## tundra
// mul_op
module mul_op #(parameter INPUTS = 2,
		parameter OUTPUTS = 1,
		parameter DATA_IN_SIZE = 32,
		parameter DATA_OUT_SIZE = 32)
		(
		input clk,
		input rst,
		input [INPUTS * (DATA_IN_SIZE)- 1 : 0]data_in_bus,
		input [INPUTS - 1 : 0]valid_in_bus,
		output [INPUTS - 1 : 0] ready_in_bus,
		output [OUTPUTS * (DATA_OUT_SIZE) - 1 : 0]data_out_bus,
		output [OUTPUTS - 1 : 0]valid_out_bus,
		input 	[OUTPUTS - 1 : 0] ready_out_bus
);
Settings: LEC_CHECK=0, CAP_MARGIN=20, CELL_PAD_IN_SITES_GLOBAL_PLACEMENT=2, CORE_MARGIN=2, CORE_UTILIZATION=57, CTS_CLUSTER_DIAMETER=215, CTS_CLUSTER_SIZE=69, MAX_ROUTING_LAYER=met5, MIN_ROUTING_LAYER=met1, SETUP_SLACK_MARGIN=0.15, SLEW_MARGIN=20, TNS_END_PERCENT=5; clock period 4.42 ns.
run.sh (not shown) runs the stock make flow with config.mk's settings and CLKGATE_MAP_FILE=.
Status tundra: flow complete, layout not clean - negative setup slack
## Diff of input files: nickel against tundra
- TNS_END_PERCENT: 5 -> unset
- CTS_CLUSTER_DIAMETER: 215 -> unset
- MAX_ROUTING_LAYER: met5 -> unset
- CTS_CLUSTER_SIZE: 69 -> unset
- PLACE_DENSITY_LB_ADDON: unset -> 0.05
- CORE_UTILIZATION: 57 -> 65
- SETUP_SLACK_MARGIN: 0.15 -> unset
- CELL_PAD_IN_SITES_GLOBAL_PLACEMENT: 2 -> 1
- the clock period (ns, I/O delays scaled along): 4.42 -> 7.71
## What came out
nickel finished every step from synthesis to the final layout, and the layout passed the timing, design-rule and antenna checks. nickel against tundra: clock skew higher; sequential share of layout area moved up; number of placed instances with taps included lost about 10%; delay contributed by the slowest stage of the critical path rose by 0.34 ns. The source-to-sink clock delay at the later pin of the worst-skew pair of nickel and that of tundra are within noise of each other. nickel vs. tundra: critical path required time went up by 3.27 ns. Between tundra and nickel, the flow reports die size decreasing by more than 10%. Fmax: nickel lower than tundra. Final setup TNS: nickel and tundra compared, higher one is nickel. The non-clock buffer count of nickel falls short of that of tundra by 60%. Looking at post-layout instance area across both flows, nickel is the stronger of the two, with tundra trailing.
> inputs changed (nickel -> violet)
- MIN_ROUTING_LAYER removed (was met1)
- PLACE_DENSITY_LB_ADDON removed (was 0.05)
- CELL_PAD_IN_SITES_GLOBAL_PLACEMENT removed (was 1)
- CORE_UTILIZATION changed from 65 to 40
- the clock period (ns, I/O delays scaled along) changed from 7.71 to 8.0
[summary]
In the metrics for nickel and violet, the one carrying the lower total core area is nickel. violet vs nickel: die area up. Diff nickel -> violet: number of cell rows increased by about 28% relative to the old numbers; post-layout instance area increased by about 1.1% relative to the old numbers; number of global-route vias before repair decreased by 196 relative to the old numbers; setup clock skew after layout decreased by 0.012 ns relative to the old numbers. violet vs. nickel: met2 layer usage reported by global route went down by 17 points.
Inputs modified between violet and sierra:
- putting ABC_AREA at 1 where nothing was set
- putting HOLD_SLACK_MARGIN at 0.25 where nothing was set
- swapping 20 for 25 in CAP_MARGIN
- putting CELL_PAD_IN_SITES_DETAIL_PLACEMENT at 2 where nothing was set
- putting MIN_ROUTING_LAYER at met1 where nothing was set
- swapping 2 for 6 in CORE_MARGIN
- putting TNS_END_PERCENT at 100 where nothing was set
- putting CORE_ASPECT_RATIO at 0.52 where nothing was set
- swapping 40 for 54 in CORE_UTILIZATION
Results
- Flip-flop and latch count after synthesis of sierra is on par with violet.
- On floorplan-stage core utilization, the lower figure sits with violet, not sierra.
- Diff violet -> sierra | count of different cell masters after synthesis | down by more than 10%
- Cell count after synthesis in sierra is about 34% above violet.
- Die boundary height is lower on sierra
- Die: sierra smaller than violet
- The average size of a mapped cell in violet is 1.3 times that in sierra.
- Of violet and sierra, violet shows the higher simple-gate share of the synthesized area, with sierra below it.
- FAIL sierra @ 3_5_place_dp: tool exited with error
- Post-synth design cell area (sierra / violet): 1.05

========
Starting RTL as in the previous note.
export LEC_CHECK = 0
export CAP_MARGIN = 20
export CORE_MARGIN = 4
export CORE_UTILIZATION = 40
export HOLD_SLACK_MARGIN = -0.08
export SLEW_MARGIN = 20
create_clock -name core_clock -period 8.0 [get_ports {clk}]
Edit:
- CAP_MARGIN: 20 -> 35
- CORE_MARGIN: 4 -> 2
- CTS_CLUSTER_DIAMETER: unset -> 307
- CTS_CLUSTER_SIZE: unset -> 100
- HOLD_SLACK_MARGIN: -0.08 -> unset
- PLACE_DENSITY: unset -> 0.77
- TNS_END_PERCENT: unset -> 5
The changed run went through all stages and came out clean.
Core utilization is about the same.
Critical path depth goes down by 3.
Edit:
- CTS_CLUSTER_SIZE: 100 -> 98
- PLACE_DENSITY: 0.77 -> 0.35
- TNS_END_PERCENT: 5 -> 30
Effect: Via count drops slightly. Count of clock-buffer cells in the layout is lower by 1. First-iteration DRC count fell by about a fifth. Area after synthesis is unchanged. Final cell count came out higher slightly. Core utilization came out higher by 0.31 points. Hold slack gets worse by 0.0032 ns. Worst setup slack gets better by 0.10 ns. Non-clock buffer count grows by 16.
Edit:
- CORE_UTILIZATION: 40 -> 72
- CTS_CLUSTER_SIZE: 98 -> 97
- TNS_END_PERCENT: 30 -> unset
The changed run passed the timing, design-rule and antenna checks.
Maximum frequency goes down by 3.0%.
Global-route usage goes up by 13 points.
Design area goes down by 2.1%.
Core utilization goes up by 35 points.
Worst setup slack is worse by 0.22 ns.
Sequential share of layout area goes up by 0.45 points.
Wire length goes down by 9.4%.

========
Starting RTL as in the previous note.
==> flow/config.mk <==
export PLATFORM = sky130hd
export DESIGN_NAME = mul_op
export DESIGN_NICKNAME = mul_op
export VERILOG_FILES = /design/flow/design.v
export SDC_FILE = /design/flow/constraint.sdc
export NUM_CORES = 4
export LEC_CHECK = 0
export ABC_AREA = 1
export CAP_MARGIN = 20
export CELL_PAD_IN_SITES_DETAIL_PLACEMENT = 1
export CORE_ASPECT_RATIO = 1.09
export CORE_MARGIN = 9
export CORE_UTILIZATION = 40
export HOLD_SLACK_MARGIN = 0.26
export MAX_ROUTING_LAYER = met4
export SLEW_MARGIN = 30
==> flow/constraint.sdc <==
create_clock -name core_clock -period 7.01 [get_ports {clk}]
set_input_delay 1.4020 -clock core_clock [delete_from_list [all_inputs] [get_ports {clk}]]
set_output_delay 1.4020 -clock core_clock [all_outputs]
set_load 0.01 [all_outputs]
Rerun with:
CORE_ASPECT_RATIO = 1.13   (was 1.09)
CORE_MARGIN = 2   (was 9)
CORE_UTILIZATION = 22   (was 40)
CTS_CLUSTER_SIZE = 23   (was default)
GPL_ROUTABILITY_DRIVEN = 1   (was default)
GPL_TIMING_DRIVEN = 0   (was default)
HOLD_SLACK_MARGIN = default   (was 0.26)
Result: Utilization went down by 20 points; setup slack is worse by 0.056 ns; routed wire length goes up by 11%; critical path depth climbs by 7; non-clock buffer count rises by 46; final cell count increases by 19%; sequential share of layout area falls by 0.92 points; global-route usage is lower by 6.1 points.
Rerun with:
ABC_AREA = default   (was 1)
CELL_PAD_IN_SITES_DETAIL_PLACEMENT = default   (was 1)
CORE_ASPECT_RATIO = default   (was 1.13)
CORE_UTILIZATION = 40   (was 22)
CTS_CLUSTER_SIZE = default   (was 23)
GPL_ROUTABILITY_DRIVEN = default   (was 1)
GPL_TIMING_DRIVEN = default   (was 0)
MAX_ROUTING_LAYER = default   (was met4)
SLEW_MARGIN = 20   (was 30)
clock period = 4.99 ns   (was 7.01 ns; I/O delays follow)
The changed run completed, yet does not pass: setup timing.
Global-route usage rises by 5.6 points.
Die size drops by 47%.
Design area went down by 0.60%.
Utilization grows by 24 points.
Synthesized area fell by 5.1%.
Critical path depth fell by 3.
Clock skew grows by 0.0044 ns.
Rerun with:
CORE_UTILIZATION = 72   (was 40)
PLACE_DENSITY_LB_ADDON = 0.26   (was default)
SETUP_SLACK_MARGIN = 0.13   (was default)
clock period = 7.14 ns   (was 4.99 ns; I/O delays follow)
=>
- The new run completed with no timing, DRC or antenna violations
- register-to-register slack is better by 1.9 ns
- non-clock buffer count drops by 148
- wire length grows by about 1%
- count of clock-buffer cells in the layout goes down by 1
- utilization rises by 32 points
Rerun with:
CORE_UTILIZATION = 40   (was 72)
PLACE_DENSITY_LB_ADDON = default   (was 0.26)
SETUP_SLACK_MARGIN = default   (was 0.13)
clock period = 7.52 ns   (was 7.14 ns; I/O delays follow)
=> Register-to-register slack gains 0.26 ns; worst setup slack gains 0.26 ns; first-iteration DRC count came out lower by 52%; clock-buffer cell count came out higher by 2; fmax came out lower by 1.7%; area after synthesis is unchanged; die area came out higher by 78%; synthesized cell count is unchanged.

========
garnet:
Starting RTL as in the previous note.
Settings: LEC_CHECK=0, ABC_AREA=1, CAP_MARGIN=20, CELL_PAD_IN_SITES_GLOBAL_PLACEMENT=1, CORE_MARGIN=2, CORE_UTILIZATION=71, CTS_CLUSTER_DIAMETER=27, MAX_ROUTING_LAYER=met4, MIN_ROUTING_LAYER=met1, PLACE_DENSITY_LB_ADDON=0.21, SETUP_SLACK_MARGIN=-0.4, SLEW_MARGIN=0; clock period 6.36 ns.
garnet terminated abnormally: 3_3_place_gp reported FLW-0024.
What pepper does differently from garnet at the input level:
- a deleted SETUP_SLACK_MARGIN that had been -0.4
- a deleted PLACE_DENSITY_LB_ADDON that had been 0.21
- a deleted MAX_ROUTING_LAYER that had been met4
- a deleted CTS_CLUSTER_DIAMETER that had been 27
- a change of SLEW_MARGIN from 0 to 20
- a deleted MIN_ROUTING_LAYER that had been met1
- a change of CORE_UTILIZATION from 71 to 66
- a deleted CELL_PAD_IN_SITES_GLOBAL_PLACEMENT that had been 1
- a deleted ABC_AREA that had been 1
- a change of the clock period (ns, I/O delays scaled along) from 6.36 to 6.53
## What came out
- FAIL garnet @ 3_3_place_gp: tool exited with error
- pepper finished all stages; however, its layout fails the closing checks, the failures being negative setup slack.
- Area of the mapped netlist improves in pepper relative to garnet.
- In pepper the number of standard cells after synthesis turned out 25% lower than in garnet.
- pepper vs garnet on parity-gate share of the synthesized area counting xor and xnor cells: pepper is the higher one.
- Diff garnet..pepper | synthesized flop and latch total | unchanged
- garnet → pepper: die boundary width went up, fraction of the yosys area taken by sequential cells now larger, die area moved up.
The inputs of harbor differ from those of pepper as listed below.
- a change of CAP_MARGIN from 20 to 40
- an added TNS_END_PERCENT of 50
- a change of CORE_UTILIZATION from 66 to 40
- a change of the clock period (ns, I/O delays scaled along) from 6.53 to 8.0
Notes after the runs:
harbor finished all stages; the layout is clean. Delta (harbor minus pepper): worst hold slack across all endpoints held; layout-stage area growth over the synthesis result now sits lower; number of instances resized during post-cts repair fell 52. harbor against pepper; net count reported at finish is down by a little under 10%. The lower routed length per placed instance came out of harbor.
Relative to harbor, the following input files were edited for quartz:
- CAP_MARGIN changed from 40 to 25
- CORE_MARGIN changed from 2 to 6
- MIN_ROUTING_LAYER newly set to met2
Notes after the runs:
met2 capacity usage during global routing in quartz is 1.1 points higher than in harbor. quartz reached the final stage; the timing, design-rule and antenna checks on its layout passed. Relative to harbor, the wire length after detailed routing measured on quartz has increased by a little under 10%. [compare] base=harbor new=quartz: die size picked up an extra about 7%. In quartz the met1 usage turned out 26 points lower than in harbor.
Relative to quartz, the following input files were edited for indigo:
- setting CELL_PAD_IN_SITES_DETAIL_PLACEMENT to 2 for the first time
- changing CORE_UTILIZATION from 40 to 54
- setting CORE_ASPECT_RATIO to 0.52 for the first time
- setting HOLD_SLACK_MARGIN to 0.25 for the first time
- changing MIN_ROUTING_LAYER from met2 to met1
==> comparison <==
Seen in the log of indigo: DPL-0033 during 3_5_place_dp, after which the run never completed.
Going from quartz to indigo, vertical die dimension shows a reduction of about 36%, weighted congestion at the end of routability-driven global placement lower, die extent in x picked up an extra 18%.
indigo vs. quartz: synthesized cell count saw little to no change; fraction of registers with async set/reset saw little to no change; core region area saw a decrease.

========
Starting RTL as in the previous note.
clock: 6.29 ns
lec_check: 0
abc_area: 1
cap_margin: 25
cell_pad_in_sites_detail_placement: 0
core_aspect_ratio: 0.52
core_margin: 6
core_utilization: 54
gpl_timing_driven: 0
hold_slack_margin: 0.25
max_routing_layer: met4
min_routing_layer: met1
slew_margin: 20
tns_end_percent: 90
The starting point reached the layout checks and failed them: negative setup slack.
Edit:
==> flow/config.mk (replaced) <==
export PLATFORM = sky130hd
export DESIGN_NAME = mul_op
export DESIGN_NICKNAME = mul_op
export VERILOG_FILES = /design/flow/design.v
export SDC_FILE = /design/flow/constraint.sdc
export NUM_CORES = 4
export LEC_CHECK = 0
export CAP_MARGIN = 20
export CORE_MARGIN = 2
export CORE_UTILIZATION = 57
export SLEW_MARGIN = 20
==> flow/constraint.sdc (replaced) <==
create_clock -name core_clock -period 7.52 [get_ports {clk}]
set_input_delay 1.5040 -clock core_clock [delete_from_list [all_inputs] [get_ports {clk}]]
set_output_delay 1.5040 -clock core_clock [all_outputs]
set_load 0.01 [all_outputs]
=> With this change the flow completed with no timing, DRC or antenna violations. Die area goes down by about a fifth. Cell area goes down by roughly a tenth. Clock-buffer cell count goes down by 1. Register-to-register slack is better by 1000 ps. Global-route usage goes down by 5.6 points. Routed wire length goes down by a quarter to a third. Synthesized cell count goes down by a quarter to a third.
Edit:
--- a/flow/config.mk
+++ b/flow/config.mk
@@ -8,4 +8,4 @@
 export CAP_MARGIN = 20
 export CORE_MARGIN = 2
-export CORE_UTILIZATION = 57
+export CORE_UTILIZATION = 70
 export SLEW_MARGIN = 20
==> flow/constraint.sdc (replaced) <==
create_clock -name core_clock -period 6.49 [get_ports {clk}]
set_input_delay 1.2980 -clock core_clock [delete_from_list [all_inputs] [get_ports {clk}]]
set_output_delay 1.2980 -clock core_clock [all_outputs]
set_load 0.01 [all_outputs]
Result:
- Now the flow produced a layout that fails on negative setup slack
- die area came out lower by about 18%
- critical path depth goes down by 1
- sequential cell count is unchanged
- routed wire length rose by 7.6%
Edit:
--- a/flow/config.mk
+++ b/flow/config.mk
@@ -6,6 +6,6 @@
 export NUM_CORES = 4
 export LEC_CHECK = 0
-export CAP_MARGIN = 20
+export CAP_MARGIN = 40
 export CORE_MARGIN = 2
-export CORE_UTILIZATION = 70
+export CORE_UTILIZATION = 72
 export SLEW_MARGIN = 20
After rerunning: The changed run finished with negative setup slack left; wire length went up by 5.8%; via count climbs by 3.3%; final cell count went down by 0.35%.

========
== run 1 ==
The RTL this note starts from:
==> flow/design.v <==
module joinC #(parameter N = 5)(
	input [N - 1 : 0] valid_in,
	output reg  [N - 1 : 0] ready_in,
	output valid_out,
	input ready_out
);
	assign valid_out = &valid_in; 
	reg[N - 1 : 0] singleValid;
	integer i, j;
	always @(*)begin
		for(i = 0; i < N; i = i + 1)begin
			singleValid[i] = 1;
			for(j = 0; j < N; j = j + 1)
				if(i != j)
					singleValid[i] = singleValid[i] & valid_in[j];
		end
		for(i = 0; i < N; i = i + 1)begin
			ready_in[i] = singleValid[i] & ready_out;
		end
	end
endmodule
module OEHB #(parameter INPUTS = 1,
		parameter OUTPUTS = 1,
		parameter DATA_IN_SIZE = 32,
		parameter DATA_OUT_SIZE = 32)
	(
		input clk,
		input rst,
		input [INPUTS * (DATA_IN_SIZE)- 1 : 0]data_in_bus,
		input [INPUTS - 1 : 0]valid_in_bus,
		output [INPUTS - 1 : 0] ready_in_bus,
		output [OUTPUTS * (DATA_OUT_SIZE) - 1 : 0]data_out_bus,
		output reg [OUTPUTS - 1 : 0]valid_out_bus,
		input 	[OUTPUTS - 1 : 0] ready_out_bus
);
	wire reg_en;
	reg [DATA_IN_SIZE - 1 : 0] data_reg;
	always@(posedge clk, posedge rst)
		if(rst)
			valid_out_bus[0] <= 0;
		else
			valid_out_bus[0] <= valid_in_bus[0] | ~ready_in_bus[0];
	always@(posedge clk, posedge rst)
		if(rst)
			data_reg <= 0;
		else if(reg_en)
			data_reg <= data_in_bus[0 * DATA_IN_SIZE +: DATA_IN_SIZE];
	assign data_out_bus[0 * DATA_OUT_SIZE +: DATA_OUT_SIZE] = data_reg;
	assign ready_in_bus[0] = ~valid_out_bus[0] | ready_out_bus[0];
	assign reg_en = ready_in_bus[0] & valid_in_bus[0];
endmodule
module delay_buffer #(parameter SIZE = 32) (
	input clk, rst,
	input valid_in, ready_in,
	output valid_out
);
	reg [SIZE - 1 : 0] shift_reg;
	always @(posedge clk)begin
		if(ready_in | rst)
			shift_reg[0] <= valid_in;
	end
	always @(posedge clk)begin
		if(rst)
			shift_reg[SIZE - 1 : 1] <= 0;
		else if(ready_in)
			shift_reg[SIZE - 1 : 1] <= shift_reg[SIZE - 2 : 0];
	end
	assign valid_out = shift_reg[SIZE - 1];
endmodule
module mul_4_stage (
	input clk, ce,
	input[31 : 0] a,
	input [31 : 0] b,
	output [31 : 0] p
);
	reg [31 : 0] a_reg, b_reg, q0, q1, q2;
	wire [63 : 0] mul_wire;
	assign mul_wire = a_reg * b_reg;
	wire [31 : 0] mul;
	assign mul = mul_wire[31 : 0];
	always @(posedge clk)
		if(ce)begin
			a_reg <= a;
			b_reg <= b;
			q0 <= mul;
			q1 <= q0;
			q2 <= q1;
		end
	assign p = q2;
endmodule
module mul_op #(parameter INPUTS = 2,
		parameter OUTPUTS = 1,
		parameter DATA_IN_SIZE = 32,
		parameter DATA_OUT_SIZE = 32)
		(
		input clk,
		input rst,
		input [INPUTS * (DATA_IN_SIZE)- 1 : 0]data_in_bus,
		input [INPUTS - 1 : 0]valid_in_bus,
		output [INPUTS - 1 : 0] ready_in_bus,
		output [OUTPUTS * (DATA_OUT_SIZE) - 1 : 0]data_out_bus,
		output [OUTPUTS - 1 : 0]valid_out_bus,
		input 	[OUTPUTS - 1 : 0] ready_out_bus
);
	localparam LATENCY = 4;
	wire [2 * DATA_OUT_SIZE - 1 : 0] temp_result;
	wire join_valid;
	wire buff_valid, oehb_valid, oehb_ready;
	wire oehb_dataOut, oehb_datain;
	joinC #(.N(INPUTS)) add_fork(.valid_in(valid_in_bus), .ready_in(ready_in_bus), .valid_out(join_valid), .ready_out(oehb_ready));
	mul_4_stage multiply_unit (.clk(clk), .ce(oehb_ready), .a(data_in_bus[0 * DATA_IN_SIZE +: DATA_IN_SIZE]), .b(data_in_bus[1 * DATA_IN_SIZE +: DATA_IN_SIZE]), .p(data_out_bus[0 * DATA_OUT_SIZE +: DATA_OUT_SIZE]));
	delay_buffer #(.SIZE(LATENCY - 1))delay_buff(.clk(clk), .rst(rst), .valid_in(join_valid), .ready_in(oehb_ready), .valid_out(buff_valid));
	OEHB #(.INPUTS(1), .OUTPUTS(1), .DATA_IN_SIZE(1), .DATA_OUT_SIZE(1)) oehb_buffer (.clk(clk), .rst(rst),
										 .data_in_bus(1'b0), .valid_in_bus(buff_valid), .ready_in_bus(oehb_ready),
										 .data_out_bus(oehb_dataOut), .valid_out_bus(valid_out_bus[0]), .ready_out_bus(ready_out_bus[0]));
endmodule
Settings: LEC_CHECK=0, CAP_MARGIN=20, CELL_PAD_IN_SITES_GLOBAL_PLACEMENT=0, CORE_ASPECT_RATIO=1.45, CORE_MARGIN=7, CORE_UTILIZATION=72, CTS_CLUSTER_DIAMETER=240, CTS_CLUSTER_SIZE=99, MIN_ROUTING_LAYER=met1, PLACE_DENSITY=0.43, SETUP_SLACK_MARGIN=-1.28, SLEW_MARGIN=20, TNS_END_PERCENT=30; clock period 12.9 ns.
Looking at the reports, run 1 completed the entire flow and the layout it produced met the timing, design-rule and antenna checks.
Setup changes, run 1 to run 2
==> flow/config.mk <==
export PLATFORM = sky130hd
export DESIGN_NAME = mul_op
export DESIGN_NICKNAME = mul_op
export VERILOG_FILES = /design/flow/design.v
export SDC_FILE = /design/flow/constraint.sdc
export NUM_CORES = 4
export LEC_CHECK = 0
export CAP_MARGIN = 20
export CORE_MARGIN = 2
export CORE_UTILIZATION = 72
export CTS_CLUSTER_DIAMETER = 227
export SLEW_MARGIN = 20
==> flow/constraint.sdc <==
create_clock -name core_clock -period 3.52 [get_ports {clk}]
set_input_delay 0.7040 -clock core_clock [delete_from_list [all_inputs] [get_ports {clk}]]
set_output_delay 0.7040 -clock core_clock [all_outputs]
set_load 0.01 [all_outputs]
Results
What the final checks of run 2 revealed, after a flow that finished every stage, was a layout that fails on setup timing.
The run showing the greater post-placement cell area is run 2.
Delta (run 2 minus run 1): area added between synthesis and finish increased by 15 points relative to the old numbers.
Going from run 1 to run 2, the setup slack was found to have gone down by 9.11 ns.
Run 2 vs. run 1: post-DP HPWL rose by 19%; ratio of routed vias to standard cells now sits higher.
In run 2, fraction of area in registers is lower than in run 1.
Relative to run 2, the following input files were edited for run 3:
-- flow/config.mk --
<<< run 2, line 10
export CORE_UTILIZATION = 72
export CTS_CLUSTER_DIAMETER = 227
>>> run 3, line 10
export CORE_UTILIZATION = 10
==> flow/constraint.sdc <==
create_clock -name core_clock -period 8.92 [get_ports {clk}]
set_input_delay 1.7840 -clock core_clock [delete_from_list [all_inputs] [get_ports {clk}]]
set_output_delay 1.7840 -clock core_clock [all_outputs]
set_load 0.01 [all_outputs]
## What came out
Run 3 closes out successfully: all stages finished, all timing, DRC and antenna checks passed.
Wire length of the first global-routing pass went down by a few percent going from run 2 to run 3.
The lower met1 layer usage reported by global route of run 2 and run 3 is in run 3.
Routability congestion estimate from global placement: run 3 vs run 2 down 13%
For run 4, these inputs were changed with respect to run 3:
-- flow/config.mk --
<<< run 3, line 10
export CORE_UTILIZATION = 10
>>> run 4, line 10
export CORE_UTILIZATION = 72
export PLACE_DENSITY = 0.92
export SETUP_SLACK_MARGIN = -0.17
==> flow/constraint.sdc <==
create_clock -name core_clock -period 6.49 [get_ports {clk}]
set_input_delay 1.2980 -clock core_clock [delete_from_list [all_inputs] [get_ports {clk}]]
set_output_delay 1.2980 -clock core_clock [all_outputs]
set_load 0.01 [all_outputs]
[summary]
Run 4 finished every stage; the final checks, however, were not passed, the failures being setup timing.
From run 3 to run 4 the numbers moved as follows: required time at the endpoint of the critical path decreased 2.31 ns; post-route cell area decreased 660 sq um; initial antenna violation count decreased 9; post-layout period usage of the worst path increased 28 points.
What run 5 does differently from run 4 at the input level:
-- flow/config.mk --
<<< run 4, line 10
export CORE_UTILIZATION = 72
export PLACE_DENSITY = 0.92
export SETUP_SLACK_MARGIN = -0.17
>>> run 5, line 10
export CORE_UTILIZATION = 70
export SETUP_SLACK_MARGIN = 0.13
==> flow/constraint.sdc <==
create_clock -name core_clock -period 7.14 [get_ports {clk}]
set_input_delay 1.4280 -clock core_clock [delete_from_list [all_inputs] [get_ports {clk}]]
set_output_delay 1.4280 -clock core_clock [all_outputs]
set_load 0.01 [all_outputs]
==> comparison <==
Run 5 did not stop at any stage, and its layout met the timing, design-rule and antenna checks. Diff run 4 -> run 5: final area went down by 680 sq um, residual antenna-violating net count after detailed routing was more or less identical. Looking at hold slack, run 5 sits 0.014 ns higher than run 4 does. Between run 4 and run 5, the number of distinct library cells after synthesis figures differ only marginally. The fraction of the core area covered by cells at the end of the flow number comes out higher for run 4 vs run 5. Compared with run 4, run 5 shows final clock period utilization by the worst path lower by 13 points.
